==> design.v <==
package code_defs_pkg;
    typedef enum logic [1:0]
        { SYNC_DATA = 2'b10
        , SYNC_CTL = 2'b01
        } sync_t;
    typedef enum logic [7:0]
        { BT_IDLE = 8'h1e
        , BT_O4   = 8'h2d
        , BT_S4   = 8'h33
        , BT_O0S4 = 8'h66
        , BT_O0O4 = 8'h55
        , BT_S0   = 8'h78
        , BT_O0   = 8'h4b
        , BT_T0   = 8'h87
        , BT_T1   = 8'h99
        , BT_T2   = 8'haa
        , BT_T3   = 8'hb4
        , BT_T4   = 8'hcc
        , BT_T5   = 8'hd2
        , BT_T6   = 8'he1
        , BT_T7   = 8'hff
        } block_type_t;
    typedef enum logic [6:0]
        { CC_IDLE = 7'b00
        , CC_LPI = 7'h06
        , CC_ERROR = 7'h1e
        , CC_RES0 = 7'h2d
        , CC_RES1 = 7'h33
        , CC_RES2 = 7'h4b
        , CC_RES3 = 7'h55
        , CC_RES4 = 7'h66
        , CC_RES5 = 7'h78
        } control_code_t;
    typedef enum logic [3:0]
        { OC_SEQ = 4'h0
        , OC_SIG = 4'hf
        } o_code_t;
    typedef enum logic [7:0]
        { RS_IDLE = 8'h07
        , RS_LPI = 8'h06
        , RS_START = 8'hfb
        , RS_TERM = 8'hfd
        , RS_ERROR = 8'hfe
        , RS_OSEQ = 8'h9c
        , RS_RES0 = 8'h1c
        , RS_RES1 = 8'h3c
        , RS_RES2 = 8'h7c
        , RS_RES3 = 8'hbc
        , RS_RES4 = 8'hdc
        , RS_RES5 = 8'hf7
        , RS_OSIG = 8'h5c
        } rs_code_t;
    typedef enum logic [7:0]
        { MAC_PRE = 8'h55
        , MAC_SFD = 8'hd5
        } mac_code_t;
    function automatic logic [7:0] control_to_rs_code(logic [6:0] icode);
        case (icode)
            CC_IDLE:    control_to_rs_code = RS_IDLE;
            CC_LPI:     control_to_rs_code = RS_LPI;
            CC_ERROR:   control_to_rs_code = RS_ERROR;
            CC_RES0:    control_to_rs_code = RS_RES0;
            CC_RES1:    control_to_rs_code = RS_RES1;
            CC_RES2:    control_to_rs_code = RS_RES2;
            CC_RES3:    control_to_rs_code = RS_RES3;
            CC_RES4:    control_to_rs_code = RS_RES4;
            CC_RES5:    control_to_rs_code = RS_RES5;
            default: begin
                control_to_rs_code = RS_IDLE;
            end
        endcase
    endfunction
    function automatic logic [3:0] rs_to_cc_ocode (input logic [7:0] rs_code);
        rs_to_cc_ocode = rs_code == RS_OSEQ ? OC_SEQ : OC_SIG;
    endfunction
    function automatic logic [7:0] cc_to_rs_ocode (input logic [3:0] cc_ocode);
        cc_to_rs_ocode = cc_ocode == OC_SEQ ? RS_OSEQ : RS_OSIG;
    endfunction
endpackage
`timescale 1ns/1ps
`default_nettype none
module slicing_crc #(
    parameter int SLICE_LENGTH = 4,
    parameter bit [31:0] INITIAL_CRC = 32'hFFFFFFFF,
    parameter bit INVERT_OUTPUT = 1,
    parameter bit REGISTER_OUTPUT = 1
) (
    input wire i_clk,
    input wire i_reset,
    input wire [8*SLICE_LENGTH-1:0] i_data,
    input wire [SLICE_LENGTH-1:0] i_valid,
    output wire [31:0] o_crc
);
    logic [31:0] crc_reg;
    logic [31:0] crc_next;
    function automatic logic [31:0] crc_byte(input logic [31:0] crc, input logic [7:0] data);
        logic [31:0] c;
        c = crc ^ {24'd0, data};
        for (int b = 0; b < 8; b++) begin
            c = c[0] ? ((c >> 1) ^ 32'hEDB88320) : (c >> 1);
        end
        crc_byte = c;
    endfunction
    always_comb begin
        crc_next = crc_reg;
        for (int n = 0; n < SLICE_LENGTH; n++) begin
            if (i_valid[n]) begin
                crc_next = crc_byte(crc_next, i_data[8*n +: 8]);
            end
        end
    end
    always_ff @(posedge i_clk)
    if (i_reset) begin
        crc_reg <= INITIAL_CRC;
    end else begin
        crc_reg <= crc_next;
    end
    generate if (REGISTER_OUTPUT) begin: l_reg_out
        assign o_crc = INVERT_OUTPUT ? ~crc_reg : crc_reg;
    end else begin: l_comb_out
        assign o_crc = INVERT_OUTPUT ? ~crc_next : crc_next;
    end endgenerate
endmodule
`timescale 1ns/1ps
`default_nettype none
module scrambler #(
    parameter bit DESCRAMBLE = 0,
    localparam int DATA_WIDTH = 32
) (
    input wire i_clk,
    input wire i_reset,
    input wire i_init_done,
    input wire i_pause,
    input wire [DATA_WIDTH-1:0] i_data,
    output wire [DATA_WIDTH-1:0] o_data
);
    /*verilator lint_off UNUSED*/
    logic[127:0] scrambler_data;
    /*verilator lint_on UNUSED*/
    logic [127:0] next_scrambler_data;
    logic [95:0] next_scrambler_data_split;
    always_ff @(posedge i_clk) begin
        if (i_reset || !i_init_done) begin
            scrambler_data <= '1;
        end
        else if (!i_pause) begin
            scrambler_data <= next_scrambler_data;
        end
    end
    assign next_scrambler_data_split = {scrambler_data[DATA_WIDTH +: 128 - DATA_WIDTH]};
    assign next_scrambler_data = DESCRAMBLE ? {i_data, next_scrambler_data_split} :
                                                {o_data, next_scrambler_data_split};
    generate
        for (genvar gi = 0; gi < DATA_WIDTH; gi++) begin: l_assign_odata
            assign o_data[gi] = next_scrambler_data_split[(64-DATA_WIDTH) + 6+gi] ^ next_scrambler_data_split[(64-DATA_WIDTH) + 25+gi] ^ i_data[gi];
        end
    endgenerate
endmodule
`timescale 1ns/1ps
`default_nettype none
module rx_gearbox #(
    parameter bit REGISTER_OUTPUT = 1,
    localparam int DATA_WIDTH = 32,
    localparam int HEADER_WIDTH = 2,
    localparam int SEQUENCE_WIDTH = 6
) (
    input wire i_clk,
    input wire i_reset,
    input wire [DATA_WIDTH-1:0] i_data,
    input wire i_slip,
    output logic [DATA_WIDTH-1:0] o_data,
    output logic [HEADER_WIDTH-1:0] o_header,
    output logic o_data_valid,
    output logic o_header_valid
);
    localparam int BUF_SIZE = 2*DATA_WIDTH + HEADER_WIDTH + 1;  
    logic [SEQUENCE_WIDTH-1:0] gearbox_seq;
    logic half_slip;
    always_ff @(posedge i_clk)
    if (i_reset) begin
        gearbox_seq <= '0;
        half_slip <= '0;
    end else begin
        if (!i_slip) begin
            gearbox_seq <= gearbox_seq < 32 ? gearbox_seq + 1 : '0;
        end
        if (i_slip) begin
            half_slip <= ~half_slip;
        end
    end
    logic [BUF_SIZE-1:0] obuf, next_obuf;
    wire frame_word;
    logic [6:0] current_data_idx;
    function automatic logic [6:0] data_idxs(input logic [SEQUENCE_WIDTH-1:0] seq);
        case (seq)
            0: data_idxs = 0;
            1: data_idxs = 32;
            2: data_idxs = 64;
            3: data_idxs = 30;
            4: data_idxs = 62;
            5: data_idxs = 28;
            6: data_idxs = 60;
            7: data_idxs = 26;
            8: data_idxs = 58;
            9: data_idxs = 24;
            10: data_idxs = 56;
            11: data_idxs = 22;
            12: data_idxs = 54;
            13: data_idxs = 20;
            14: data_idxs = 52;
            15: data_idxs = 18;
            16: data_idxs = 50;
            17: data_idxs = 16;
            18: data_idxs = 48;
            19: data_idxs = 14;
            20: data_idxs = 46;
            21: data_idxs = 12;
            22: data_idxs = 44;
            23: data_idxs = 10;
            24: data_idxs = 42;
            25: data_idxs = 8;
            26: data_idxs = 40;
            27: data_idxs = 6;
            28: data_idxs = 38;
            29: data_idxs = 4;
            30: data_idxs = 36;
            31: data_idxs = 2;
            32: data_idxs = 34;
            default: data_idxs = 0;
        endcase
    endfunction
    assign frame_word = (half_slip) ? !gearbox_seq[0] && gearbox_seq != SEQUENCE_WIDTH'(32) : 
                                        !gearbox_seq[0];
    assign current_data_idx = data_idxs(gearbox_seq);
    generate for (genvar gi = 0; gi < BUF_SIZE; gi++) begin: l_assign_obuf
        always @(*) begin
            next_obuf[gi] = obuf[gi];
            if (gi == BUF_SIZE - 1) begin
                next_obuf[gi] = next_obuf[0];  
            end else begin
                if (frame_word) begin
                    if (gearbox_seq != 0 && gi >= current_data_idx) begin
                        next_obuf[gi] = i_data[gi - current_data_idx];
                    end else if (gi < DATA_WIDTH - gearbox_seq) begin
                        next_obuf[gi] = i_data[gi + gearbox_seq];
                    end
                end else begin
                    if (gi >= current_data_idx && gi < current_data_idx + 32) begin
                        next_obuf[gi] = i_data[gi - current_data_idx];
                    end
                end
            end
        end
    end endgenerate
    always_ff @(posedge i_clk)
    if (i_reset) begin
        obuf <= '0;
    end else begin
        obuf <= next_obuf;
    end
    wire [DATA_WIDTH-1:0] odata_int;
    wire [HEADER_WIDTH-1:0] oheader_int;
    wire odata_valid_int;
    wire oheader_valid_int;
    assign odata_valid_int = half_slip ? gearbox_seq != 31 : gearbox_seq != 0;
    assign oheader_int = half_slip ? next_obuf[2:1] : next_obuf[1:0];
    assign oheader_valid_int = !frame_word && odata_valid_int;
    assign odata_int = half_slip ? (!frame_word ? next_obuf[34:3] : next_obuf[66:35]) :
                               (!frame_word ? next_obuf[33:2] : next_obuf[65:34]);
    generate if (REGISTER_OUTPUT) begin: l_register_output
        always_ff @(posedge i_clk)
        if (i_reset) begin
            o_data_valid <= '0;
            o_header <= '0;
            o_header_valid <= '0;
            o_data <= '0;
        end else begin
            o_data_valid <= odata_valid_int;
            o_header <= (oheader_valid_int) ? oheader_int : o_header;
            o_header_valid <= oheader_valid_int;
            o_data <= (odata_valid_int) ? odata_int : o_data;
        end
    end else begin: l_comb_output
        assign o_data_valid = odata_valid_int;
        assign o_header = oheader_int;
        assign o_header_valid = oheader_valid_int;
        assign o_data = odata_int;
    end endgenerate
endmodule
`timescale 1ns/1ps
`default_nettype none
module lock_state(
    input wire i_clk,
    input wire i_reset,
    input wire [1:0] i_header,
    input wire i_valid,
    output wire o_slip
);
    typedef enum logic[3:0] { LOCK_INIT, RESET_CNT, TEST_SH,
        VALID_SH, INVALID_SH, GOOD_64, SLIP} lock_state_t;
    lock_state_t state, next_state;
    /*verilator lint_off UNUSED*/
    logic rx_block_lock, test_sh, slip_done;
    /*verilator lint_on UNUSED*/
    logic [15:0] sh_cnt, sh_invalid_cnt;
    wire sh_valid;
    assign sh_valid = (i_header[1] ^ i_header[0]);
    assign o_slip = (state == SLIP);
    always_ff @(posedge i_clk) begin
        if (i_reset) begin
            state <= LOCK_INIT;
        end else begin
            state <= next_state;
        end
    end
    always_comb begin
        case (state)
            LOCK_INIT: begin
                next_state = RESET_CNT;
            end
            RESET_CNT: begin
                next_state = TEST_SH;
            end
            TEST_SH: begin
                if (!i_valid) begin
                    next_state = TEST_SH;
                end if (sh_valid) begin
                    next_state = VALID_SH;
                end else begin
                    next_state = INVALID_SH;
                end
            end
            VALID_SH: begin
                if (!i_valid) begin
                    next_state = VALID_SH;
                end if (sh_cnt == 64 && sh_invalid_cnt == 0) begin
                    next_state = GOOD_64;
                end else if (sh_cnt == 64 && sh_invalid_cnt != 0) begin
                    next_state = RESET_CNT;
                end else if (sh_cnt < 64 && !sh_valid) begin
                    next_state = INVALID_SH;
                end else begin
                    next_state = VALID_SH;
                end
            end
            INVALID_SH: begin
                if (!i_valid) begin
                    next_state = INVALID_SH;
                end if (sh_cnt == 64 && sh_invalid_cnt < 16) begin
                    next_state = RESET_CNT;
                end else if (sh_invalid_cnt == 16) begin
                    next_state = SLIP;
                end else if (sh_cnt < 64 && !sh_valid) begin
                    next_state = INVALID_SH;
                end else begin
                    next_state = VALID_SH;
                end
            end
            GOOD_64: begin
                next_state = RESET_CNT;
            end
            SLIP: begin
                next_state = RESET_CNT;
            end
            default: begin
                next_state = LOCK_INIT;
            end
            endcase
    end
    always_ff @(posedge i_clk) begin
        if (i_reset) begin
            rx_block_lock <= 1'b0;
            test_sh <= 1'b0;
            sh_cnt <= 0;
            sh_invalid_cnt <= 0;
            slip_done <= 1'b0;
        end else begin
            case (state)
                LOCK_INIT: begin
                    rx_block_lock <= 1'b0;
                    test_sh <= 1'b0;
                end
                RESET_CNT: begin
                    sh_cnt <= 0;
                    sh_invalid_cnt <= 0;
                    slip_done <= 1'b0;
                end
                TEST_SH: begin
                    test_sh <= 1'b0;
                end
                VALID_SH: begin
                    sh_cnt <= (i_valid) ? sh_cnt + 1 : sh_cnt;
                end
                INVALID_SH: begin
                    sh_cnt <= (i_valid) ? sh_cnt + 1 : sh_cnt;
                    sh_invalid_cnt <= (i_valid) ? sh_invalid_cnt + 1 : sh_invalid_cnt;
                end
                GOOD_64: begin
                    rx_block_lock <= 1'b0;
                end
                SLIP: begin
                    rx_block_lock <= 1'b0;
                end
                default: begin
                    rx_block_lock <= 1'b0;
                    test_sh <= 1'b0;
                    sh_cnt <= 0;
                    sh_invalid_cnt <= 0;
                    slip_done <= 1'b0;
                end
            endcase
        end
    end
endmodule
`timescale 1ns/1ps
`default_nettype none
import code_defs_pkg::*;
module decoder #(
    localparam int DATA_WIDTH = 32,
    localparam int DATA_NBYTES = DATA_WIDTH / 8
) (
    input wire i_reset,
    input wire i_rxc,
    input wire [DATA_WIDTH-1:0] i_rxd,
    input wire [1:0] i_rx_header,
    input wire i_rx_data_valid,
    input wire i_rx_header_valid,
    output wire [DATA_WIDTH-1:0] o_rxd,
    output wire [DATA_NBYTES-1:0] o_rxctl
);
    typedef struct packed {
        logic [63:0] odata;
        logic [7:0] octl;
        logic frame_valid;
    } xgmii_data_ctl_t;
    logic [DATA_WIDTH-1:0] delayed_i_rxd;
    wire [63:0] internal_irxd;
    xgmii_data_ctl_t decoded_frame;
    wire output_decode_frame;
    /*verilator lint_off UNUSED*/
    logic [63:0] internal_orxd;
    logic [7:0] internal_orxctl;
    wire frame_valid;
    /*verilator lint_on UNUSED*/
    always_ff @(posedge i_rxc) begin
        if (i_reset) begin
            delayed_i_rxd <= '0;
            internal_orxd <= '0;
            internal_orxctl <= '0;
        end else begin
            if (i_rx_data_valid) begin
                delayed_i_rxd <= i_rxd;
                if (output_decode_frame) begin  
                    internal_orxd <= decoded_frame.odata;
                    internal_orxctl <= decoded_frame.octl;
                end
            end
        end
    end
    assign internal_irxd = {i_rxd, delayed_i_rxd};
    assign output_decode_frame = !i_rx_header_valid  && i_rx_data_valid;  
    assign frame_valid = decoded_frame.frame_valid;
    assign o_rxd = !output_decode_frame ? internal_orxd[32 +: 32] : decoded_frame.odata[0 +: 32];
    assign o_rxctl = !output_decode_frame ? internal_orxctl[4 +: 4] : decoded_frame.octl[0 +: 4];
    function automatic logic [7:0] local_control_to_rs_code(input logic [6:0] icode);
        case (icode)
            CC_IDLE:    local_control_to_rs_code = RS_IDLE;
            CC_LPI:     local_control_to_rs_code = RS_LPI;
            CC_ERROR:   local_control_to_rs_code = RS_ERROR;
            CC_RES0:    local_control_to_rs_code = RS_RES0;
            CC_RES1:    local_control_to_rs_code = RS_RES1;
            CC_RES2:    local_control_to_rs_code = RS_RES2;
            CC_RES3:    local_control_to_rs_code = RS_RES3;
            CC_RES4:    local_control_to_rs_code = RS_RES4;
            CC_RES5:    local_control_to_rs_code = RS_RES5;
            default: begin
                local_control_to_rs_code = RS_IDLE;
            end
        endcase
    endfunction
    function automatic logic [7:0] local_cc_to_rs_ocode(input logic [3:0] cc_ocode);
        local_cc_to_rs_ocode = cc_ocode == OC_SEQ ? RS_OSEQ : RS_OSIG;
    endfunction
    function automatic logic [63:0] control_code_to_rs_lane(input logic [63:0] idata, input bit [7:0] lanes);
        control_code_to_rs_lane = {8{RS_ERROR}};
        for (int i = 0; i < 8; i++) begin
            if (lanes[7-i] == 1) begin
                control_code_to_rs_lane[8*i +: 8] = local_control_to_rs_code(idata[8 + (7*i) +: 7]);
            end
        end
    endfunction
    function automatic logic [72:0] decode_frame(input logic [63:0] idata, input logic [1:0] iheader);
        logic [63:0] odata;
        logic [7:0] octl;
        logic frame_valid;
        odata = '0;
        octl = '0;
        frame_valid = 1;
        if (iheader == SYNC_DATA) begin
            odata = idata;
            octl = '0;
        end else begin
            case (idata[7:0])
                BT_IDLE: begin
                    odata = control_code_to_rs_lane(idata, 8'hFF);
                    octl = '1;
                end
                BT_O4: begin
                    odata = control_code_to_rs_lane(idata, 8'hF0);
                    odata[63:40] = idata[63:40];
                    odata[39:32] = local_cc_to_rs_ocode(idata[39:36]);
                    octl = 8'h1F;
                end
                BT_S4: begin
                    odata = control_code_to_rs_lane(idata, 8'hF0);
                    odata[63:40] = idata[63:40];
                    odata[39:32] = RS_START;
                    octl = 8'h1F;
                end
                BT_O0S4: begin
                    odata[63:40] = idata[63:40];
                    odata[39:32] = RS_START;
                    odata[31: 8] = idata[31: 8];
                    odata[ 7: 0] = local_cc_to_rs_ocode(idata[35:32]);
                    octl = 8'h11;
                end
                BT_O0O4: begin
                    odata[63:40] = idata[63:40];
                    odata[39:32] = local_cc_to_rs_ocode(idata[35:32]);
                    odata[31: 8] = idata[31: 8];
                    odata[ 7: 0] = local_cc_to_rs_ocode(idata[39:36]);
                    octl = 8'h11;
                end
                BT_S0: begin
                    odata[63: 8] = idata[63: 8];
                    odata[ 7: 0] = RS_START;
                    octl = 8'h01;
                end
                BT_O0: begin
                    odata = control_code_to_rs_lane(idata, 8'h0F);
                    odata[31: 8] = idata[31: 8];
                    odata[ 7: 0] = local_cc_to_rs_ocode(idata[35:32]);
                    octl = 8'hF1;
                end
                BT_T0: begin
                    odata = control_code_to_rs_lane(idata, 8'h7F);
                    odata[ 7: 0] = RS_TERM;
                    octl = 8'hFF;
                end
                BT_T1: begin
                    odata = control_code_to_rs_lane(idata, 8'h3F);
                    odata[ 7: 0] = idata[15: 8];
                    odata[15: 8] = RS_TERM;
                    octl = 8'hFE;
                end
                BT_T2: begin
                    odata = control_code_to_rs_lane(idata, 8'h1F);
                    odata[15: 0] = idata[23: 8];
                    odata[23:16] = RS_TERM;
                    octl = 8'hFC;
                end
                BT_T3: begin
                    odata = control_code_to_rs_lane(idata, 8'h0F);
                    odata[23: 0] = idata[31: 8];
                    odata[31:24] = RS_TERM;
                    octl = 8'hF8;
                end
                BT_T4: begin
                    odata = control_code_to_rs_lane(idata, 8'h07);
                    odata[31: 0] = idata[39: 8];
                    odata[39:32] = RS_TERM;
                    octl = 8'hF0;
                end
                BT_T5: begin
                    odata = control_code_to_rs_lane(idata, 8'h03);
                    odata[39: 0] = idata[47: 8];
                    odata[47:40] = RS_TERM;
                    octl = 8'hE0;
                end
                BT_T6: begin
                    odata = control_code_to_rs_lane(idata, 8'h01);
                    odata[47: 0] = idata[55: 8];
                    odata[55:48] = RS_TERM;
                    octl = 8'hC0;
                end
                BT_T7: begin
                    odata[55: 0] = idata[63: 8];
                    odata[63:56] = RS_TERM;
                    octl = 8'h80;
                end
                default: begin
                    octl = 8'hFF;
                    odata[63:0] = {8{RS_ERROR}};
                    frame_valid = 0;
                end
            endcase
        end
        decode_frame = {odata, octl, frame_valid};
    endfunction
    assign decoded_frame = decode_frame(internal_irxd, i_rx_header);
endmodule
`timescale 1ns/1ps
`default_nettype none
import code_defs_pkg::*;
module rx_mac #(
    localparam int DATA_WIDTH = 32,
    localparam int DATA_NBYTES = DATA_WIDTH / 8
) (
    input wire i_reset,
    input wire i_clk,
    input wire [DATA_WIDTH-1:0] i_xgmii_rxd,
    input wire [DATA_NBYTES-1:0] i_xgmii_rxc,
    input wire i_phy_rx_valid,
    input wire [DATA_NBYTES-1:0] i_term_loc,
    output logic [DATA_WIDTH-1:0] m00_axis_tdata,
    output logic [DATA_NBYTES-1:0] m00_axis_tkeep,
    output logic m00_axis_tvalid,
    output logic m00_axis_tlast,
    output logic m00_axis_tuser
);
    typedef enum logic[1:0] {IDLE, PREAMBLE, DATA, TERM} rx_state_t;
    rx_state_t rx_state, rx_next_state;
    wire sfd_found;
    logic [DATA_NBYTES-1:0] start_keep;
    logic sfd_found_del;
    wire start_valid;
    wire term_found;
    wire [DATA_NBYTES-1:0] term_keep;
    wire ctl_found;
    wire data_invalid;
    wire  rx_crc_reset;
    logic [DATA_WIDTH-1:0] rx_crc_input_del;
    logic [31:0] rx_calc_crc;
    logic [31:0] rx_captured_crc;
    logic [DATA_NBYTES-1:0] crc_input_valid;
    logic [DATA_NBYTES-1:0] rx_crc_input_valid_del;
    always_ff @(posedge i_clk)
    if (i_reset) begin
        rx_state <= IDLE;
    end else begin
        rx_state <= rx_next_state;
    end
    always @(*) begin
        m00_axis_tdata = i_xgmii_rxd;
        case (rx_state)
            IDLE: begin
                rx_next_state = (sfd_found) ? DATA : IDLE;
                m00_axis_tvalid = '0;
                m00_axis_tlast = '0;
                m00_axis_tkeep = '0;
                m00_axis_tuser = '0;
            end
            DATA: begin
                if (i_phy_rx_valid && (term_found || ctl_found || data_invalid)) begin
                    rx_next_state = IDLE;
                end else begin
                    rx_next_state = DATA;
                end
                m00_axis_tvalid = i_phy_rx_valid && !data_invalid && (!sfd_found_del || (sfd_found_del && start_valid));
                m00_axis_tlast = rx_next_state == IDLE;
                m00_axis_tkeep = sfd_found_del ? start_keep :
                                    term_found ? term_keep  :
                                                '1;
                m00_axis_tuser = term_found && (rx_calc_crc == rx_captured_crc);
            end
            default: begin
                rx_next_state = IDLE;
                m00_axis_tvalid = '0;
                m00_axis_tlast = '0;
                m00_axis_tkeep = '0;
                m00_axis_tuser = '0;
            end
        endcase
    end
    assign ctl_found = |i_xgmii_rxc;
    assign data_invalid = (i_xgmii_rxc[3] && i_xgmii_rxd[31:24] == RS_ERROR) ||
                            (i_xgmii_rxc[2] && i_xgmii_rxd[23:16] == RS_ERROR) ||
                            (i_xgmii_rxc[1] && i_xgmii_rxd[15: 8] == RS_ERROR) ||
                            (i_xgmii_rxc[0] && i_xgmii_rxd[ 7: 0] == RS_ERROR);
    assign sfd_found = i_phy_rx_valid && (i_xgmii_rxd == {{3{8'h55}}, RS_START}) && (i_xgmii_rxc == 4'b1);
    always_ff @(posedge i_clk)  
    if (i_reset) begin
        sfd_found_del <= '0;
    end else begin
        sfd_found_del <= (i_phy_rx_valid) ? sfd_found : sfd_found_del;
    end
    assign term_found = |i_term_loc;
    assign start_keep = 4'b0000;
    assign start_valid = 1'b0;  
    generate for (genvar gi = 0; gi < DATA_NBYTES; gi++) begin: l_term_keep
        assign term_keep[gi] = (1 << gi) < i_term_loc ? 1'b1 : 1'b0;
    end endgenerate
    always_ff @(posedge i_clk)
    if (i_reset) begin
        rx_crc_input_del <= '0;
        rx_crc_input_valid_del <= '0;
    end else begin
        rx_crc_input_del <= i_phy_rx_valid ? m00_axis_tdata : rx_crc_input_del;
        rx_crc_input_valid_del <= i_phy_rx_valid ? m00_axis_tkeep : rx_crc_input_valid_del;
    end
    always @(*) begin
        if (!i_phy_rx_valid) begin
            crc_input_valid = {DATA_NBYTES{1'b0}};
        end else if (!term_found) begin
            crc_input_valid = rx_crc_input_valid_del;
        end else begin
            case (i_term_loc)
                1: crc_input_valid = 4'b0000;
                2: crc_input_valid = 4'b0001;
                4: crc_input_valid = 4'b0011;
                8: crc_input_valid = 4'b0111;
                default: crc_input_valid = 4'b1111;
            endcase
        end
        case (i_term_loc)
            1: rx_captured_crc = rx_crc_input_del;
            2: rx_captured_crc = {i_xgmii_rxd[0+:8], rx_crc_input_del[8+:24]};
            4: rx_captured_crc = {i_xgmii_rxd[0+:16], rx_crc_input_del[16+:16]};
            8: rx_captured_crc = {i_xgmii_rxd[0+:24], rx_crc_input_del[24+:8]};
            default: rx_captured_crc = i_xgmii_rxd;
        endcase
    end
    assign rx_crc_reset = rx_state == IDLE;
    slicing_crc #(
        .SLICE_LENGTH(DATA_NBYTES),
        .INITIAL_CRC(32'hFFFFFFFF),
        .INVERT_OUTPUT(1),
        .REGISTER_OUTPUT(0)
    ) u_rx_crc (
        .i_clk(i_clk),
        .i_reset(rx_crc_reset),
        .i_data(rx_crc_input_del),
        .i_valid(crc_input_valid),
        .o_crc(rx_calc_crc)
    );
endmodule
`timescale 1ns/1ps
`default_nettype none
import code_defs_pkg::*;
module eth_rx (
    input wire i_clk,
    input wire i_reset,
    input wire [31:0] i_xver_rx_data,
    output logic [31:0] m00_axis_tdata,
    output logic [3:0] m00_axis_tkeep,
    output logic m00_axis_tvalid,
    output logic m00_axis_tlast,
    output logic m00_axis_tuser
);
    wire [31:0] rx_gearbox_data_out, rx_descrambled_data;
    wire [1:0] rx_header;
    wire rx_data_valid, rx_header_valid;
    wire rx_gearbox_slip;
    wire [31:0] rx_decoded_data;
    wire [3:0] rx_decoded_ctl;
    rx_gearbox #(.REGISTER_OUTPUT(1))
    u_rx_gearbox (
        .i_clk(i_clk),
        .i_reset(i_reset),
        .i_data(i_xver_rx_data),
        .i_slip(rx_gearbox_slip),
        .o_data(rx_gearbox_data_out),
        .o_header(rx_header),
        .o_data_valid(rx_data_valid),
        .o_header_valid(rx_header_valid)
    );
    lock_state u_lock_state(
        .i_clk(i_clk),
        .i_reset(i_reset),
        .i_header(rx_header),
        .i_valid(rx_header_valid),
        .o_slip(rx_gearbox_slip)
    );
    scrambler #(
        .DESCRAMBLE(1)
    ) u_descrambler(
        .i_clk(i_clk),
        .i_reset(i_reset),
        .i_init_done(!i_reset),
        .i_pause(!rx_data_valid),
        .i_data(rx_gearbox_data_out),
        .o_data(rx_descrambled_data)
    );
    decoder u_decoder(
        .i_reset(i_reset),
        .i_rxc(i_clk),
        .i_rxd(rx_descrambled_data),
        .i_rx_header(rx_header),
        .i_rx_data_valid(rx_data_valid),
        .i_rx_header_valid(rx_header_valid),
        .o_rxd(rx_decoded_data),
        .o_rxctl(rx_decoded_ctl)
    );
    wire [3:0] early_term_loc;
    generate for (genvar gi = 0; gi < 4; gi++) begin: l_early_term_loc
        assign early_term_loc[gi] = rx_data_valid && rx_decoded_data[gi*8 +: 8] == RS_TERM && rx_decoded_ctl[gi];
    end endgenerate
    logic [31:0] xgmii_rx_data;
    logic [3:0] xgmii_rx_ctl;
    logic phy_rx_valid;
    logic [3:0] term_loc;
    always_ff @(posedge i_clk)
    if (i_reset) begin
        xgmii_rx_data <= '0;
        xgmii_rx_ctl <= '0;
        phy_rx_valid <= '0;
        term_loc <= '0;
    end else begin
        xgmii_rx_data <= rx_decoded_data;
        xgmii_rx_ctl <= rx_decoded_ctl;
        phy_rx_valid <= rx_data_valid;
        term_loc <= early_term_loc;
    end
    wire [31:0] rx_tdata;
    wire [3:0] rx_tkeep;
    wire rx_tvalid;
    wire rx_tlast;
    wire rx_tuser;
    rx_mac u_rx (
        .i_reset(i_reset),
        .i_clk(i_clk),
        .i_xgmii_rxd(xgmii_rx_data),
        .i_xgmii_rxc(xgmii_rx_ctl),
        .i_phy_rx_valid(phy_rx_valid),
        .i_term_loc(term_loc),
        .m00_axis_tdata(rx_tdata),
        .m00_axis_tkeep(rx_tkeep),
        .m00_axis_tvalid(rx_tvalid),
        .m00_axis_tlast(rx_tlast),
        .m00_axis_tuser(rx_tuser)
    );
    always_ff @(posedge i_clk)
    if (i_reset) begin
        m00_axis_tdata <= '0;
        m00_axis_tkeep <= '0;
        m00_axis_tvalid <= '0;
        m00_axis_tlast <= '0;
        m00_axis_tuser <= '0;
    end else begin
        m00_axis_tdata <= rx_tdata;
        m00_axis_tkeep <= rx_tkeep;
        m00_axis_tvalid <= rx_tvalid;
        m00_axis_tlast <= rx_tlast;
        m00_axis_tuser <= rx_tuser;
    end
endmodule
==> run.sh <==
#!/bin/bash
# the make line also repeats each setting of config.mk as NAME=value (left out here)
make -C /OpenROAD-flow-scripts/flow DESIGN_CONFIG=/design/flow/config.mk WORK_HOME=/design/flow/orfs CLKGATE_MAP_FILE= finish
==> config.mk <==
export PLATFORM = sky130hd
export DESIGN_NAME = eth_rx
export DESIGN_NICKNAME = eth_rx
export VERILOG_FILES = /design/flow/design.v
export SDC_FILE = /design/flow/constraint.sdc
export NUM_CORES = 4
export LEC_CHECK = 0
export CAP_MARGIN = 20
export CORE_ASPECT_RATIO = 1.52
export CORE_MARGIN = 2
export CORE_UTILIZATION = 72
export CTS_CLUSTER_DIAMETER = 361
export CTS_CLUSTER_SIZE = 99
export PLACE_DENSITY = 0.43
export SETUP_SLACK_MARGIN = -0.33
export SLEW_MARGIN = 20
export TNS_END_PERCENT = 10
==> constraint.sdc <==
create_clock -name core_clock -period 3.41 [get_ports {i_clk}]
set_input_delay 0.6820 -clock core_clock [delete_from_list [all_inputs] [get_ports {i_clk}]]
set_output_delay 0.6820 -clock core_clock [all_outputs]
set_load 0.01 [all_outputs]
==> results of run 1 <==
[routing by layer]
metal / overflow / global-route usage
met1: 25 / 0.774
met3: 21 / 0.630
met2: 1154 / 1.07
met4: 522 / 0.889
met5: 6 / 0.353
[stage by stage]
step | total power (uW) | utilization | setup TNS [ns]
after floorplan | 10500 | - | -66.44
after global placement | 13800 | 0.886 | -53.34
after CTS | 16200 | 0.902 | -48.93
after detailed placement | 14200 | 0.886 | -67.00
[what timing repair did]
action / 4_1_cts
pin swaps: 40
endpoints found under the setup margin: 37
setup buffers: 15
resized: 92
==> results.yml, run 1 <==
# flow metrics
outcome:
  run_status: "stopped before the end"
  haltStage: "global routing (5_1_grt)"
  error: "[ERROR GRT-0116] Global routing finished with congestion. Check the congestion regions in the DRC Viewer."
synthesis:
  post_synth_ao_oa_area_fraction: 0.215
  edf_count: 0
  synthArstFlopShare: 0
  yosys-stat-cells: 4754
  simple_gate_area_frac: 0.226
  postSynthNetCount: 4826
  cell_types_with_the_highest_counts_after_synthesis: "sky130_fd_sc_hd__nor2_1 (601), sky130_fd_sc_hd__nand2_1 (533), sky130_fd_sc_hd__dfxtp_1 (431), sky130_fd_sc_hd__a21oi_1 (344), sky130_fd_sc_hd__clkbuf_1 (282)"
  warnings_from_yosys: 43
  synthesis.area_sq_um: 36800
  synth_sequential_area_ratio: 0.234
  comb_area_leader: "simple AND/OR/NAND/NOR gates"
  yosys.area_share.adder: 0.0132
  synthesis.area_per_instance_sq_um: 7.74
  yosys.cell_types.count: 103
  yosys_most_used_dff: "sky130_fd_sc_hd__dfxtp_1"
  yosys-stat-area_sq_um: 36800
  yosys.area.top_type_share: 0.234
  ys_seq_elements: 431
  mux_share: 0.120
  syn-instance-count: 4754
  synth.top_cells.by_area: "sky130_fd_sc_hd__dfxtp_1 (23%), sky130_fd_sc_hd__mux2i_1 (6.7%), sky130_fd_sc_hd__xnor2_1 (6.6%)"
  synth_area_leader_cell: "sky130_fd_sc_hd__dfxtp_1"
  synth_top_cell_by_count: "sky130_fd_sc_hd__nor2_1"
  post_synth_xor_xnor_area: 0.147
die:
  fp_util: 0.725
  pin_count: 73
  die_w_microns: 187
  die-area_sq_um: 53000
  cell_rows: 102
  die_height_microns: 283
  core_region_area_sq_um: 50800
placement:
  placement.cell_area_sq_um: 45000
  dpl.hpwl_microns: 131000
  global_placement_routability_congestion: 1.25
  dp_worst_setup_slack_ns: -2.36
  place.detailed.instances: 6123
  buffer_ports.inserted: 72
grt:
  grt_usage: 0.828
  globalRoute.totalOverflow: 1728
clock_network:
  tritoncts_num_sinks: 431
  cts-buffers-inserted: 8
  max-clock-path-buffers: 3
  cts.root.buffer_cell: "sky130_fd_sc_hd__clkbuf_16"
  htreeDepth: 1
  total_of_hold_buffers_inserted_after_clock_tree_synthesis: 0
==> run 2: changes to the inputs <==
Settings changed: CELL_PAD_IN_SITES_DETAIL_PLACEMENT set to 0, CORE_ASPECT_RATIO 1.52 to unset, CORE_UTILIZATION 72 to 69, CTS_CLUSTER_DIAMETER 361 to unset, CTS_CLUSTER_SIZE 99 to unset, GPL_TIMING_DRIVEN set to 1, MAX_ROUTING_LAYER set to met4, PLACE_DENSITY 0.43 to 0.64, SETUP_SLACK_MARGIN -0.33 to unset, TNS_END_PERCENT 10 to unset.
Clock period 3.41 ns to 5.33 ns, I/O delays scaled along.
==> results.yml, run 2 <==
# physical design summary
worst_hold_path:
  worst_hold_path_type: "reg2reg"
  min_path_cells: 2
  worstHoldStart: "u_decoder.internal_orxd[62]"
  timing.hold.worst_endpoint: "u_decoder.internal_orxd[62]"
die:
  pin_count: 73
  die_w_microns: 235
  fp_util: 0.699
  cell_rows: 84
  die_height_microns: 235
  core_region_area_sq_um: 52700
  die-area_sq_um: 55200
final_timing:
  slew_headroom: 0.175
  final.setup_skew_ns: 0.0314
  setup_tns_ns: -0.365
  count_of_final_setup_violators: 1
  slew_violations: 0
  timing.fmax_mhz: 176
  tmin_final_ns: 5.70
  final_hold_viol_count: 0
  max_slew.worst_pin.slew_ns: 1.23
  grt_setup_unrepaired: "yes"
  setup_ws_ns: -0.365
  final_min_period_over_clock_period: 1.07
drt:
  drt-total-wl_microns: 156000
  detailedRoute.firstIterationViolations: 7729
  detail_route.wl_per_cell_microns: 27.4
  drt_pre_antenna_iters: 11
  num_vias: 41700
  vias_per_cell: 7.33
  route.antenna.remaining_nets: 0
  drc: 0
grt:
  vias_in_the_first_global_route: 38000
  globalRoute.totalOverflow: 0
  grt_usage: 0.542
  grt_pass1_wl_microns: 227000
  grt_max_degree: 138
  grt_antenna_before_repair: 8
synthesis:
  synth_sequential_area_ratio: 0.234
  cell_types_with_the_highest_counts_after_synthesis: "sky130_fd_sc_hd__nor2_1 (601), sky130_fd_sc_hd__nand2_1 (533), sky130_fd_sc_hd__dfxtp_1 (431), sky130_fd_sc_hd__a21oi_1 (344), sky130_fd_sc_hd__clkbuf_1 (282)"
  postSynthNetCount: 4826
  synthesis.area_sq_um: 36800
  post_synth_ao_oa_area_fraction: 0.215
  synth_area_leader_cell: "sky130_fd_sc_hd__dfxtp_1"
  synth_top_cell_by_count: "sky130_fd_sc_hd__nor2_1"
  yosys.area.top_type_share: 0.234
  synthesis.area_per_instance_sq_um: 7.74
  yosys-stat-cells: 4754
  synth.top_cells.by_area: "sky130_fd_sc_hd__dfxtp_1 (23%), sky130_fd_sc_hd__mux2i_1 (6.7%), sky130_fd_sc_hd__xnor2_1 (6.6%)"
  synthArstFlopShare: 0
  yosys.area_share.adder: 0.0132
  ys_seq_elements: 431
  syn-instance-count: 4754
  yosys.cell_types.count: 103
  comb_area_leader: "simple AND/OR/NAND/NOR gates"
  mux_share: 0.120
  yosys-stat-area_sq_um: 36800
  edf_count: 0
  post_synth_xor_xnor_area: 0.147
  warnings_from_yosys: 43
  simple_gate_area_frac: 0.226
  yosys_most_used_dff: "sky130_fd_sc_hd__dfxtp_1"
layout:
  fill_cells: 3414
  flop_area_sq_um: 8650
  mi_logic_area_sq_um: 27200
  final_nets: 5038
  layout.cells.non_filler: 5699
  flow.area_growth_from_synthesis_pct: 16.4
worst_setup_path:
  worstSetupEndpoint: "m00_axis_tuser"
  timing.critical_path.slowest_cell_delay_ns: 0.48
  timing.critical_path.from_type: "flop"
  r2r_slack_ns: -0.37
  timing.critical_path.depth: 20
  crit_path_top_delay_cell: "sky130_fd_sc_hd__xor3_1"
  path_max_fanout: 5
  path_delay_family: "XOR/XNOR gates"
  cp_data_arrival_time_ns: 6.24
  worst_path_cell_chain: "buf_12 > xor3_1 > xnor3_1 > mux2i_4 > xnor2_2 > buf_4 > xnor2_2 > xor2_2 > o21a_1 > xnor3_2 > xor3_1 > o21ai_2 > buf_4 > xor2_2 > xnor3_1 > xnor3_2 > xor2_1 > nor4_1 > nand4_1 > a2111oi_2"
  critical_path.endpoint_type: "flop"
  r2r_start: "u_rx.rx_crc_input_del[5]"
  worst-endpoint-required_ns: 5.88
  timing.critical_path.buf_inv: 3
  worst_setup_path_startpoint: "u_rx.rx_crc_input_del[5]"
  crit_type: "reg2reg"
  rr_endpoint: "m00_axis_tuser"
  rr_worst_depth: 20
pwr:
  share_clk_of_total_power: 0.297
  pg_clk_uw: 3600
  powerComb_uw: 4650
  power.internal_uw: 7210
  largest_pwr_group: "combinational logic"
  comb_power_share: 0.384
  power.leakage_uw: 0.0165
  p_seq_uw: 3860
  power.density_cell_area_nw_per_um2: 283
  switching_share: 0.405
  p_total_uw: 12100
  seq_power_share: 0.319
  vdd_ir_drop_max_v: 0.000315
  power_switching_uw: 4910
clock_network:
  clock.latency.late_pin_ns: 0.64
  total_of_hold_buffers_inserted_after_clock_tree_synthesis: 0
  cts-buffers-inserted: 47
  max-clock-path-buffers: 3
  tritoncts_num_sinks: 431
  cts_tree: "built"
  htreeDepth: 2
  clock_input_transition_at_the_sequential_cells_of_the_worst_setup_and_hold_paths_ns: 0.08
  cts.root.buffer_cell: "sky130_fd_sc_hd__clkbuf_16"
placement:
  global_placement_routability_congestion: 1.16
  dpl.hpwl_microns: 112000
  place.detailed.instances: 5583
  buffer_ports.inserted: 72
job:
  number_of_maximum_capacitance_violations: 0
  log.warning_count: 58
outcome:
  so.violations: "setup timing"
  run_status: "finished with violations"
==> run 2: routing by layer <==
layer,track usage,vias up,part of all wire
met3,0.206,1138,0.18
met1,0.668,19000,0.34
li1,-,17600,-
met5,-,-,0
met2,0.749,4034,0.40
met4,0.325,0,0.081
==> run 2: area by class of cell <==
| class | instances | share of cell area |
|---|---|---|
| diodes | 9 | 0.000526 |
| clock buffers | 65 | 0.0311 |
| flip-flops and latches | 431 | 0.202 |
| clock inverters | 20 | 0.00736 |
| multi-input cells | 3897 | 0.634 |
| well taps | 688 | 0.0201 |
| inverters | 80 | 0.00701 |
| repair buffers | 509 | 0.0978 |
==> run 2: metrics by stage <==
| stage | cell area, sq um | hold slack, ns | worst slack, ns | utilization |
|---|---|---|---|---|
| floorplan | 36800 | 0.414 | 0.00614 | - |
| global placement | 40500 | 0.419 | -0.281 | 0.769 |
| detailed placement | 40500 | 0.435 | -0.350 | 0.769 |
| CTS | 42200 | 0.456 | -0.221 | 0.802 |
| global route | 42900 | 0.477 | -0.425 | 0.814 |
| finish | 42900 | 0.461 | -0.365 | 0.814 |
==> run 2: timing repair <==
| action | CTS | global route |
|---|---|---|
| pin swaps | 3 | 41 |
| resized | 19 | 83 |
| buffers inserted | 1 | 21 |
| hold endpoints to repair | 0 | 0 |
| endpoints found under the setup margin | 2 | 12 |
==> run 3: changes to the inputs <==
Settings changed: CELL_PAD_IN_SITES_DETAIL_PLACEMENT 0 to unset, CORE_UTILIZATION 69 to 40, GPL_TIMING_DRIVEN 1 to unset, PLACE_DENSITY 0.64 to unset, TNS_END_PERCENT set to 20.
Clock period 5.33 ns to 6.22 ns, I/O delays scaled along.
==> results.yml, run 3 <==
# physical design summary
worst_setup_path:
  cp_data_arrival_time_ns: 6.60
  crit_type: "reg2reg"
  path_delay_family: "XOR/XNOR gates"
  timing.critical_path.buf_inv: 3
  worst-endpoint-required_ns: 6.76
  rr_endpoint: "m00_axis_tuser"
  timing.critical_path.from_type: "flop"
  crit_path_top_delay_cell: "sky130_fd_sc_hd__xor3_1"
  path_max_fanout: 11
  r2r_slack_ns: 0.16
  critical_path.endpoint_type: "flop"
  worst_path_cell_chain: "buf_4 > o31ai_1 > a31oi_1 > a211oi_4 > buf_4 > xnor2_1 > xnor2_1 > xor2_2 > a211oi_1 > nor2_2 > xnor3_1 > mux2i_1 > or2_1 > buf_4 > xnor2_4 > xor3_1 > o2bb2ai_1 > a2bb2oi_1 > nand4_1 > a2111oi_2"
  worst_setup_path_startpoint: "term_loc[3]"
  r2r_start: "term_loc[3]"
  worstSetupEndpoint: "m00_axis_tuser"
  rr_worst_depth: 20
  cpMostUsedCell: "sky130_fd_sc_hd__buf_4"
  timing.critical_path.slowest_cell_delay_ns: 0.54
  timing.critical_path.depth: 20
final_timing:
  slew_headroom: 0.220
  timing.fmax_mhz: 165
  setup_tns_ns: 0
  finalHoldWorstSlack_ns: 0.451
  tmin_final_ns: 6.06
  final.setup_skew_ns: 0.0457
  max_slew.worst_pin.slew_ns: 1.17
  final_hold_viol_count: 0
  slew_violations: 0
  final_min_period_over_clock_period: 0.974
  count_of_final_setup_violators: 0
  setup_ws_ns: 0.160
pwr:
  vdd_ir_drop_max_v: 0.000218
  pg_clk_uw: 3280
  power.leakage_uw: 0.0152
  largest_pwr_group: "combinational logic"
  share_clk_of_total_power: 0.317
  power.density_cell_area_nw_per_um2: 253
  p_seq_uw: 3280
  switching_share: 0.393
  power.internal_uw: 6300
  seq_power_share: 0.316
  comb_power_share: 0.367
  power_switching_uw: 4080
  p_total_uw: 10400
  powerComb_uw: 3810
drt:
  num_vias: 37400
  drc: 0
  drt-total-wl_microns: 150000
  route.antenna.remaining_nets: 0
  detailedRoute.firstIterationViolations: 5063
  vias_per_cell: 6.30
  drt_pre_antenna_iters: 12
  detail_route.wl_per_cell_microns: 25.3
grt:
  grt_pass1_wl_microns: 223000
  grt_antenna_before_repair: 3
  vias_in_the_first_global_route: 34300
  grt_max_degree: 78
  globalRoute.totalOverflow: 0
  grt_usage: 0.316
clock_network:
  tritoncts_num_sinks: 431
  max-clock-path-buffers: 3
  clock.latency.late_pin_ns: 0.64
  cts.root.buffer_cell: "sky130_fd_sc_hd__clkbuf_16"
  htreeDepth: 2
  cts_tree: "built"
  clock_input_transition_at_the_sequential_cells_of_the_worst_setup_and_hold_paths_ns: 0.08
  cts-buffers-inserted: 51
  total_of_hold_buffers_inserted_after_clock_tree_synthesis: 0
synthesis:
  synth.top_cells.by_area: "sky130_fd_sc_hd__dfxtp_1 (23%), sky130_fd_sc_hd__mux2i_1 (6.7%), sky130_fd_sc_hd__xnor2_1 (6.6%)"
  warnings_from_yosys: 43
  synthArstFlopShare: 0
  synthesis.area_per_instance_sq_um: 7.74
  yosys-stat-cells: 4754
  post_synth_ao_oa_area_fraction: 0.215
  yosys.cell_types.count: 103
  postSynthNetCount: 4826
  comb_area_leader: "simple AND/OR/NAND/NOR gates"
  ys_seq_elements: 431
  synth_area_leader_cell: "sky130_fd_sc_hd__dfxtp_1"
  post_synth_xor_xnor_area: 0.147
  synthesis.area_sq_um: 36800
  cell_types_with_the_highest_counts_after_synthesis: "sky130_fd_sc_hd__nor2_1 (601), sky130_fd_sc_hd__nand2_1 (533), sky130_fd_sc_hd__dfxtp_1 (431), sky130_fd_sc_hd__a21oi_1 (344), sky130_fd_sc_hd__clkbuf_1 (282)"
  mux_share: 0.120
  synth_top_cell_by_count: "sky130_fd_sc_hd__nor2_1"
  syn-instance-count: 4754
  simple_gate_area_frac: 0.226
  yosys_most_used_dff: "sky130_fd_sc_hd__dfxtp_1"
  yosys.area.top_type_share: 0.234
  yosys-stat-area_sq_um: 36800
  edf_count: 0
  synth_sequential_area_ratio: 0.234
  yosys.area_share.adder: 0.0132
layout:
  flow.area_growth_from_synthesis_pct: 11.5
  flop_area_sq_um: 8640
  fill_cells: 9186
  mi_logic_area_sq_um: 26700
  final_nets: 4777
die:
  die_height_microns: 307
  fp_util: 0.403
  pin_count: 73
  cell_rows: 111
  die-area_sq_um: 94500
  core_region_area_sq_um: 91400
  die_w_microns: 307
worst_hold_path:
  worst_hold_path_type: "reg2reg"
  min_path_cells: 1
  timing.hold.worst_endpoint: "u_lock_state.state[2]"
  worstHoldStart: "u_lock_state.state[4]"
placement:
  dpl.hpwl_microns: 113000
  buffer_ports.inserted: 72
  dp_worst_setup_slack_ns: 0.125
  global_placement_routability_congestion: 1.05
job:
  number_of_maximum_capacitance_violations: 0
  log.warning_count: 51
outcome:
  run_status: "timing/DRC/antenna clean"
-- run 3: what timing repair did --
action,CTS,global route
hold endpoints to repair,0,0
setup buffers,0,5
resized,0,10
endpoints found under the setup margin,0,1
-- run 3: stage by stage --
step / instance area, sq um / instances / util
after floorplan: 36800 / 4754 / -
after global placement: 39100 / 5833 / 0.428
after detailed placement: 39100 / 5833 / 0.428
after CTS: 40900 / 5925 / 0.448
after global routing: 41000 / 5934 / 0.449
final: 41000 / 5937 / 0.449
-- run 3: final cells by class --
type / instances / share of cell area
Clock buffer: 64 / 0.0338
Multi-Input combinational cell: 3897 / 0.652
Sequential cell: 431 / 0.210
Tap cell: 1186 / 0.0362
Clock inverter: 28 / 0.0102
Antenna cell: 7 / 0.000427
Timing Repair Buffer: 244 / 0.0501
Inverter: 80 / 0.00735
-- run 3: per-layer routing --
metal  GRT usage  share of wire  vias to the layer above
met5           -              0                        -
met4       0.152          0.057                        0
met3      0.0514          0.090                      422
met2       0.477           0.44                     2035
met1       0.411           0.42                    17800
li1            -              -                    17100
==> run 4: changes to the inputs <==
Settings changed: CORE_UTILIZATION 40 to 58, MAX_ROUTING_LAYER met4 to unset, TNS_END_PERCENT 20 to unset.
Clock period 6.22 ns to 5.21 ns, I/O delays scaled along.
==> results.yml, run 4 <==
# physical design summary
worst_setup_path:
  path_max_fanout: 6
  cpMostUsedCell: "sky130_fd_sc_hd__xnor2_1"
  cp_data_arrival_time_ns: 6.04
  worst_path_cell_chain: "xnor3_1 > a211o_1 > a211oi_4 > buf_12 > xnor2_1 > xnor2_1 > xor2_2 > buf_4 > o221ai_1 > a211o_1 > a31oi_4 > xnor2_2 > xor2_4 > buf_4 > xnor2_1 > xnor3_2 > a22oi_1 > o22ai_1 > a2111o_1 > a2111oi_4"
  rr_worst_depth: 20
  timing.critical_path.depth: 20
  worstSetupEndpoint: "m00_axis_tuser"
  path_delay_family: "AND-OR/OR-AND gates"
  timing.critical_path.buf_inv: 3
  timing.critical_path.slowest_cell_delay_ns: 0.44
  timing.critical_path.from_type: "flop"
  worst-endpoint-required_ns: 5.74
  crit_path_top_delay_cell: "sky130_fd_sc_hd__a2111o_1"
  crit_type: "reg2reg"
  rr_endpoint: "m00_axis_tuser"
  critical_path.endpoint_type: "flop"
  r2r_slack_ns: -0.30
  worst_setup_path_startpoint: "u_rx.rx_crc_input_del[2]"
  r2r_start: "u_rx.rx_crc_input_del[2]"
final_timing:
  setup_tns_ns: -0.304
  slew_headroom: 0.165
  final.setup_skew_ns: 0.0260
  final_hold_viol_count: 0
  slew_violations: 0
  timing.fmax_mhz: 181
  tmin_final_ns: 5.51
  setup_ws_ns: -0.304
  final_min_period_over_clock_period: 1.06
  max_slew.worst_pin.slew_ns: 1.25
  count_of_final_setup_violators: 1
  grt_setup_unrepaired: "yes"
synthesis:
  synth.top_cells.by_area: "sky130_fd_sc_hd__dfxtp_1 (23%), sky130_fd_sc_hd__mux2i_1 (6.7%), sky130_fd_sc_hd__xnor2_1 (6.6%)"
  warnings_from_yosys: 43
  synthArstFlopShare: 0
  synth_sequential_area_ratio: 0.234
  cell_types_with_the_highest_counts_after_synthesis: "sky130_fd_sc_hd__nor2_1 (601), sky130_fd_sc_hd__nand2_1 (533), sky130_fd_sc_hd__dfxtp_1 (431), sky130_fd_sc_hd__a21oi_1 (344), sky130_fd_sc_hd__clkbuf_1 (282)"
  yosys_most_used_dff: "sky130_fd_sc_hd__dfxtp_1"
  ys_seq_elements: 431
  synth_area_leader_cell: "sky130_fd_sc_hd__dfxtp_1"
  yosys.area_share.adder: 0.0132
  yosys.cell_types.count: 103
  synthesis.area_per_instance_sq_um: 7.74
  yosys-stat-area_sq_um: 36800
  post_synth_ao_oa_area_fraction: 0.215
  yosys-stat-cells: 4754
  syn-instance-count: 4754
  synthesis.area_sq_um: 36800
  yosys.area.top_type_share: 0.234
  comb_area_leader: "simple AND/OR/NAND/NOR gates"
  simple_gate_area_frac: 0.226
  postSynthNetCount: 4826
  edf_count: 0
  post_synth_xor_xnor_area: 0.147
  synth_top_cell_by_count: "sky130_fd_sc_hd__nor2_1"
  mux_share: 0.120
die:
  cell_rows: 92
  core_region_area_sq_um: 63000
  pin_count: 73
  die-area_sq_um: 65500
  die_w_microns: 256
  die_height_microns: 256
  fp_util: 0.585
pwr:
  switching_share: 0.401
  pg_clk_uw: 3620
  power.density_cell_area_nw_per_um2: 286
  share_clk_of_total_power: 0.294
  comb_power_share: 0.388
  largest_pwr_group: "combinational logic"
  vdd_ir_drop_max_v: 0.000274
  power.leakage_uw: 0.0166
  powerComb_uw: 4780
  p_seq_uw: 3910
  power.internal_uw: 7370
  power_switching_uw: 4940
  seq_power_share: 0.318
worst_hold_path:
  worst_hold_path_type: "reg2reg"
  timing.hold.worst_endpoint: "u_lock_state.state[2]"
  worstHoldStart: "u_lock_state.state[4]"
  min_path_cells: 1
drt:
  drt-total-wl_microns: 151000
  wl_met1_microns: 57500
  met3_wirelength_microns: 16800
  detailedRoute.firstIterationViolations: 5559
  route.met2.wl_microns: 65100
  drt_pre_antenna_iters: 11
  route.antenna.remaining_nets: 0
  num_vias: 39400
  drc: 0
  detail_route.wl_per_cell_microns: 25.8
  vias_per_cell: 6.71
  top_layer: "met5"
clock_network:
  htreeDepth: 2
  max-clock-path-buffers: 3
  clock_input_transition_at_the_sequential_cells_of_the_worst_setup_and_hold_paths_ns: 0.07
  total_of_hold_buffers_inserted_after_clock_tree_synthesis: 0
  cts-buffers-inserted: 48
  cts.root.buffer_cell: "sky130_fd_sc_hd__clkbuf_16"
  clock.latency.late_pin_ns: 0.63
  cts_tree: "built"
  tritoncts_num_sinks: 431
job:
  number_of_maximum_capacitance_violations: 0
  log.warning_count: 55
layout:
  design_area_sq_um: 43100
  flow.area_growth_from_synthesis_pct: 17.1
  final_core_util: 0.684
  final_nets: 5057
outcome:
  run_status: "finished with violations"
  so.violations: "setup timing"
grt:
  grt_usage: 0.447
  globalRoute.totalOverflow: 0
  grt_pass1_wl_microns: 227000
  grt_max_degree: 77
  vias_in_the_first_global_route: 36400
  grt_antenna_before_repair: 6
placement:
  placement.cell_area_sq_um: 40800
  buffer_ports.inserted: 72
  dpl.hpwl_microns: 113000
  global_placement_routability_congestion: 1.07
run 4: timing repair:
action | 4_1_cts | 5_1_grt
setup buffers | 16 | 13
resized | 46 | 34
pin swaps | 22 | 12
endpoints found under the setup margin | 8 | 13
run 4: per-stage QoR:
| stage | power [uW] | setup slack [ns] | hold WS, ns | cells |
|---|---|---|---|---|
| global route | 12700 | -0.544 | 0.466 | 5869 |
| finish | 12300 | -0.304 | 0.452 | 5871 |
| CTS | 12100 | -0.280 | 0.462 | 5856 |
| global placement | 8420 | -0.519 | 0.432 | 5752 |
| detailed placement | 8470 | -0.588 | 0.453 | 5752 |
| floorplan | 6870 | 0.00156 | 0.414 | 4754 |
run 4: cell type report:
type	count	area, sq um
timing repair buffer	527	4300
antenna	2	5.00
inverter	80	300
sequential	431	8650
clock inverter	24	299
tap	846	1060
fill	5393	19900
clock buffer	64	1360
multi-input combinational	3897	27100
run 4: routing by layer:
layer | vias to the layer above | global-route usage
met5 | - | 0
met1 | 18500 | 0.568
met4 | 4 | 0.285
met2 | 2607 | 0.687
met3 | 615 | 0.101
li1 | 17700 | -
==> run 5: changes to the inputs <==
Settings changed: CELL_PAD_IN_SITES_DETAIL_PLACEMENT set to 2, CORE_UTILIZATION 58 to 47, GPL_ROUTABILITY_DRIVEN set to 1, GPL_TIMING_DRIVEN set to 1, HOLD_SLACK_MARGIN set to 0.21, MIN_ROUTING_LAYER set to met2, PLACE_DENSITY set to 0.9, TNS_END_PERCENT set to 30.
Clock period 5.21 ns to 6.86 ns, I/O delays scaled along.
==> results.yml, run 5 <==
# flow metrics
synthesis:
  yosys.area.top_type_share: 0.234
  warnings_from_yosys: 43
  syn-instance-count: 4754
  postSynthNetCount: 4826
  synthesis.area_per_instance_sq_um: 7.74
  synth_sequential_area_ratio: 0.234
  synthArstFlopShare: 0
  comb_area_leader: "simple AND/OR/NAND/NOR gates"
  cell_types_with_the_highest_counts_after_synthesis: "sky130_fd_sc_hd__nor2_1 (601), sky130_fd_sc_hd__nand2_1 (533), sky130_fd_sc_hd__dfxtp_1 (431), sky130_fd_sc_hd__a21oi_1 (344), sky130_fd_sc_hd__clkbuf_1 (282)"
  yosys.cell_types.count: 103
  synth_area_leader_cell: "sky130_fd_sc_hd__dfxtp_1"
  yosys-stat-cells: 4754
  yosys-stat-area_sq_um: 36800
  edf_count: 0
  synth_top_cell_by_count: "sky130_fd_sc_hd__nor2_1"
  yosys_most_used_dff: "sky130_fd_sc_hd__dfxtp_1"
  post_synth_xor_xnor_area: 0.147
  yosys.area_share.adder: 0.0132
  post_synth_ao_oa_area_fraction: 0.215
  ys_seq_elements: 431
  synth.top_cells.by_area: "sky130_fd_sc_hd__dfxtp_1 (23%), sky130_fd_sc_hd__mux2i_1 (6.7%), sky130_fd_sc_hd__xnor2_1 (6.6%)"
  simple_gate_area_frac: 0.226
  mux_share: 0.120
  synthesis.area_sq_um: 36800
die:
  pin_count: 73
  die-area_sq_um: 80600
  fp_util: 0.475
  core_region_area_sq_um: 77500
  die_w_microns: 284
  die_height_microns: 284
  cell_rows: 102
placement:
  buffer_ports.inserted: 72
  dpl.hpwl_microns: 188000
  dp_worst_setup_slack_ns: -0.355
  global_placement_routability_congestion: 1.15
  place.detailed.instances: 5698
outcome:
  haltStage: "clock tree synthesis (4_1_cts)"
  run_status: "stopped before the end"
  error: "[ERROR DPL-0033] detailed placement checks failed during check placement."
run 5: per-stage QoR:
step	util	TNS [ns]	instance area, sq um
after detailed placement	0.504	-0.355	39000
after floorplan	-	0	36800
after global placement	0.504	0	39000
==> run 6: changes to the inputs <==
Settings changed: ABC_AREA set to 1, CELL_PAD_IN_SITES_DETAIL_PLACEMENT 2 to unset, CORE_ASPECT_RATIO set to 0.5, CORE_UTILIZATION 47 to 72, CTS_CLUSTER_DIAMETER set to 321, CTS_CLUSTER_SIZE set to 98, GPL_ROUTABILITY_DRIVEN 1 to unset, GPL_TIMING_DRIVEN 1 to unset, HOLD_SLACK_MARGIN 0.21 to unset, MIN_ROUTING_LAYER met2 to unset, PLACE_DENSITY 0.9 to 0.42, SETUP_SLACK_MARGIN set to 0.6, TNS_END_PERCENT 30 to 10.
Clock period 6.86 ns to 3.3 ns, I/O delays scaled along.
==> results.yml, run 6 <==
# flow metrics
synthesis:
  yosys.cell_types.count: 69
  comb_area_leader: "simple AND/OR/NAND/NOR gates"
  syn-instance-count: 6159
  synth.top_cells.by_area: "sky130_fd_sc_hd__dfxtp_1 (24%), sky130_fd_sc_hd__nand2_1 (19%), sky130_fd_sc_hd__nand3_1 (8.4%)"
  postSynthNetCount: 6231
  synthesis.area_per_instance_sq_um: 5.84
  cell_types_with_the_highest_counts_after_synthesis: "sky130_fd_sc_hd__nand2_1 (1855), sky130_fd_sc_hd__inv_1 (632), sky130_fd_sc_hd__nand3_1 (604), sky130_fd_sc_hd__o21ai_0 (508), sky130_fd_sc_hd__nor2_1 (443)"
  mux_share: 0.00974
  yosys.area_share.adder: 0.0132
  yosys.area.top_type_share: 0.240
  synth_sequential_area_ratio: 0.240
  synth_top_cell_by_count: "sky130_fd_sc_hd__nand2_1"
  yosys-stat-cells: 6159
  synthesis.area_sq_um: 36000
  ys_seq_elements: 431
  yosys-stat-area_sq_um: 36000
  synth_area_leader_cell: "sky130_fd_sc_hd__dfxtp_1"
  edf_count: 0
  simple_gate_area_frac: 0.388
  post_synth_xor_xnor_area: 0.0387
  synthArstFlopShare: 0
  post_synth_ao_oa_area_fraction: 0.212
  yosys_most_used_dff: "sky130_fd_sc_hd__dfxtp_1"
  warnings_from_yosys: 43
die:
  cell_rows: 57
  die-area_sq_um: 51900
  fp_util: 0.735
  die_w_microns: 320
  pin_count: 73
  core_region_area_sq_um: 48900
  die_height_microns: 162
grt:
  globalRoute.totalOverflow: 53
  grt_usage: 0.791
outcome:
  run_status: "stopped before the end"
  haltStage: "global routing (5_1_grt)"
  error: "[ERROR GRT-0116] Global routing finished with congestion. Check the congestion regions in the DRC Viewer."
placement:
  global_placement_routability_congestion: 1.24
  buffer_ports.inserted: 72
  dpl.hpwl_microns: 120000
clock_network:
  tritoncts_num_sinks: 431
  cts.root.buffer_cell: "sky130_fd_sc_hd__clkbuf_16"
  cts-buffers-inserted: 8
  htreeDepth: 1
  max-clock-path-buffers: 3
## run 6: timing repair
action,4_1_cts
pin swaps,62
setup endpoints to repair,165
cloned,2
buffers inserted,35
gates resized,252
hold buffers,0
## run 6: layer usage
metal / overflow / GRT usage
met1: 2 / 0.777
met2: 20 / 0.928
met3: 2 / 0.712
met4: 29 / 0.752
met5: 0 / 0.421
## run 6: through the flow
stage	cells	worst slack, ns	utilization	cell area, sq um
2_1_floorplan	6159	-0.0447	-	36300
3_3_place_gp	7356	-0.907	0.866	42400
3_5_place_dp	7356	-0.997	0.866	42400
4_1_cts	7404	-0.710	0.896	43900
==> run 7: changes to the inputs <==
Settings changed: ABC_AREA 1 to unset, CAP_MARGIN 20 to 30, CORE_ASPECT_RATIO 0.5 to 0.81, CORE_UTILIZATION 72 to 44, CTS_CLUSTER_DIAMETER 321 to 215, CTS_CLUSTER_SIZE 98 to unset, GPL_TIMING_DRIVEN set to 1, PLACE_DENSITY 0.42 to unset, SETUP_SLACK_MARGIN 0.6 to unset, TNS_END_PERCENT 10 to unset.
Clock period 3.3 ns to 6.5 ns, I/O delays scaled along.
==> results.yml, run 7 <==
# physical design summary
outcome:
  run_status: "timing/DRC/antenna clean"
synthesis:
  warnings_from_yosys: 43
  synthesis.area_per_instance_sq_um: 7.74
  syn-instance-count: 4754
  postSynthNetCount: 4826
  synth_sequential_area_ratio: 0.234
  mux_share: 0.120
  synth_area_leader_cell: "sky130_fd_sc_hd__dfxtp_1"
  ys_seq_elements: 431
  synth_top_cell_by_count: "sky130_fd_sc_hd__nor2_1"
  synth.top_cells.by_area: "sky130_fd_sc_hd__dfxtp_1 (23%), sky130_fd_sc_hd__mux2i_1 (6.7%), sky130_fd_sc_hd__xnor2_1 (6.6%)"
  simple_gate_area_frac: 0.226
  yosys.cell_types.count: 103
  synthArstFlopShare: 0
  synthesis.area_sq_um: 36800
  post_synth_ao_oa_area_fraction: 0.215
  yosys-stat-area_sq_um: 36800
  comb_area_leader: "simple AND/OR/NAND/NOR gates"
  yosys.area_share.adder: 0.0132
  cell_types_with_the_highest_counts_after_synthesis: "sky130_fd_sc_hd__nor2_1 (601), sky130_fd_sc_hd__nand2_1 (533), sky130_fd_sc_hd__dfxtp_1 (431), sky130_fd_sc_hd__a21oi_1 (344), sky130_fd_sc_hd__clkbuf_1 (282)"
  post_synth_xor_xnor_area: 0.147
  edf_count: 0
  yosys_most_used_dff: "sky130_fd_sc_hd__dfxtp_1"
  yosys.area.top_type_share: 0.234
  yosys-stat-cells: 4754
worst_hold_path:
  timing.hold.worst_endpoint: "u_lock_state.state[2]"
  min_path_cells: 1
  worst_hold_path_type: "reg2reg"
  worstHoldStart: "u_lock_state.state[4]"
clock_network:
  clock.latency.late_pin_ns: 0.64
  clock_input_transition_at_the_sequential_cells_of_the_worst_setup_and_hold_paths_ns: 0.06
  htreeDepth: 2
  cts.root.buffer_cell: "sky130_fd_sc_hd__clkbuf_16"
  max-clock-path-buffers: 3
  tritoncts_num_sinks: 431
  total_of_hold_buffers_inserted_after_clock_tree_synthesis: 0
  cts-buffers-inserted: 50
  cts_tree: "built"
worst_setup_path:
  rr_endpoint: "m00_axis_tuser"
  r2r_slack_ns: 0.22
  timing.critical_path.depth: 19
  worst-endpoint-required_ns: 6.99
  rr_worst_depth: 19
  worst_path_cell_chain: "xnor2_2 > xnor3_1 > mux2i_4 > xnor2_4 > xnor3_1 > xor3_1 > mux2_2 > nand2_2 > nor4_1 > a2111oi_1 > buf_4 > nand2_1 > buf_4 > xnor2_1 > xor3_1 > o2bb2ai_1 > a2bb2oi_1 > nand4_1 > a2111oi_2"
  worst_setup_path_startpoint: "u_rx.u_rx_crc.crc_reg[6]"
  worstSetupEndpoint: "m00_axis_tuser"
  cp_data_arrival_time_ns: 6.77
  timing.critical_path.slowest_cell_delay_ns: 0.52
  crit_type: "reg2reg"
  crit_path_top_delay_cell: "sky130_fd_sc_hd__a2111oi_1"
  r2r_start: "u_rx.u_rx_crc.crc_reg[6]"
  path_delay_family: "XOR/XNOR gates"
  timing.critical_path.buf_inv: 2
  critical_path.endpoint_type: "flop"
  path_max_fanout: 9
  timing.critical_path.from_type: "flop"
drt:
  detailedRoute.firstIterationViolations: 5590
  detail_route.wl_per_cell_microns: 26.5
  drt-total-wl_microns: 155000
  vias_per_cell: 6.47
  drc: 0
  num_vias: 37900
  route.antenna.remaining_nets: 0
  drt_pre_antenna_iters: 12
layout:
  final_nets: 4785
  fill_cells: 8255
  flow.area_growth_from_synthesis_pct: 11.4
  final_core_util: 0.494
placement:
  dpl.hpwl_microns: 117000
  global_placement_routability_congestion: 1.04
  buffer_ports.inserted: 72
grt:
  vias_in_the_first_global_route: 34000
  grt_usage: 0.344
  globalRoute.totalOverflow: 0
  grt_max_degree: 73
  grt_pass1_wl_microns: 227000
  grt_antenna_before_repair: 4
final_timing:
  timing.fmax_mhz: 159
  final_hold_viol_count: 0
  max_slew.worst_pin.slew_ns: 1.11
  final.setup_skew_ns: 0.0438
  finalHoldWorstSlack_ns: 0.438
  tmin_final_ns: 6.28
  grt_setup_unrepaired: "no"
  count_of_final_setup_violators: 0
  slew_violations: 0
  final_min_period_over_clock_period: 0.967
  slew_headroom: 0.256
pwr:
  vdd_ir_drop_max_v: 0.000231
  largest_pwr_group: "combinational logic"
  power_switching_uw: 4080
  p_seq_uw: 3140
  comb_power_share: 0.377
  seq_power_share: 0.310
  share_clk_of_total_power: 0.312
  power.leakage_uw: 0.0152
  power.internal_uw: 6050
  powerComb_uw: 3830
  pg_clk_uw: 3170
  switching_share: 0.403
  power.density_cell_area_nw_per_um2: 247
die:
  cell_rows: 95
  die_w_microns: 325
  core_region_area_sq_um: 83000
  die_height_microns: 264
  pin_count: 73
  fp_util: 0.444
  die-area_sq_um: 86000
job:
  log.warning_count: 51
  number_of_maximum_capacitance_violations: 0
run 7: cell type report:
cell class	instances	area, sq um	area share
clock inverters	27	413	0.0101
inverters	80	300	0.00732
multi-input cells	3897	26700	0.651
well taps	1115	1400	0.0340
clock buffers	65	1420	0.0346
diodes	1	2.50	0.0000610
repair buffers	253	2130	0.0520
flip-flops and latches	431	8640	0.211
run 7: timing repair:
action,4_1_cts,5_1_grt
pin swaps,0,3
resized,2,8
endpoints found under the setup margin,1,1
setup buffers,0,8
run 7: through the flow:
stage | total power (uW) | setup TNS [ns] | setup WS (ns) | instances | area (sq um)
final | 10100 | 0 | 0.216 | 5869 | 41000
after global routing | 10500 | 0 | 0.000605 | 5868 | 41000
after CTS | 9980 | 0 | 0.0538 | 5851 | 40800
after detailed placement | 6810 | -0.0751 | -0.0751 | 5759 | 39000
after global placement | 6800 | -0.137 | -0.137 | 5750 | 38900
after floorplan | 5510 | 0 | 1.08 | 4754 | 36800
run 7: routing by layer:
| layer | up-vias | global-route usage | part of all wire |
|---|---|---|---|
| met5 | - | 0 | 0.00031 |
| met4 | 6 | 0.0962 | 0.030 |
| met3 | 293 | 0.0951 | 0.13 |
| met2 | 2428 | 0.477 | 0.39 |
| met1 | 18100 | 0.515 | 0.44 |
| li1 | 17100 | - | - |
Power is estimated from default activity; no workload was simulated.
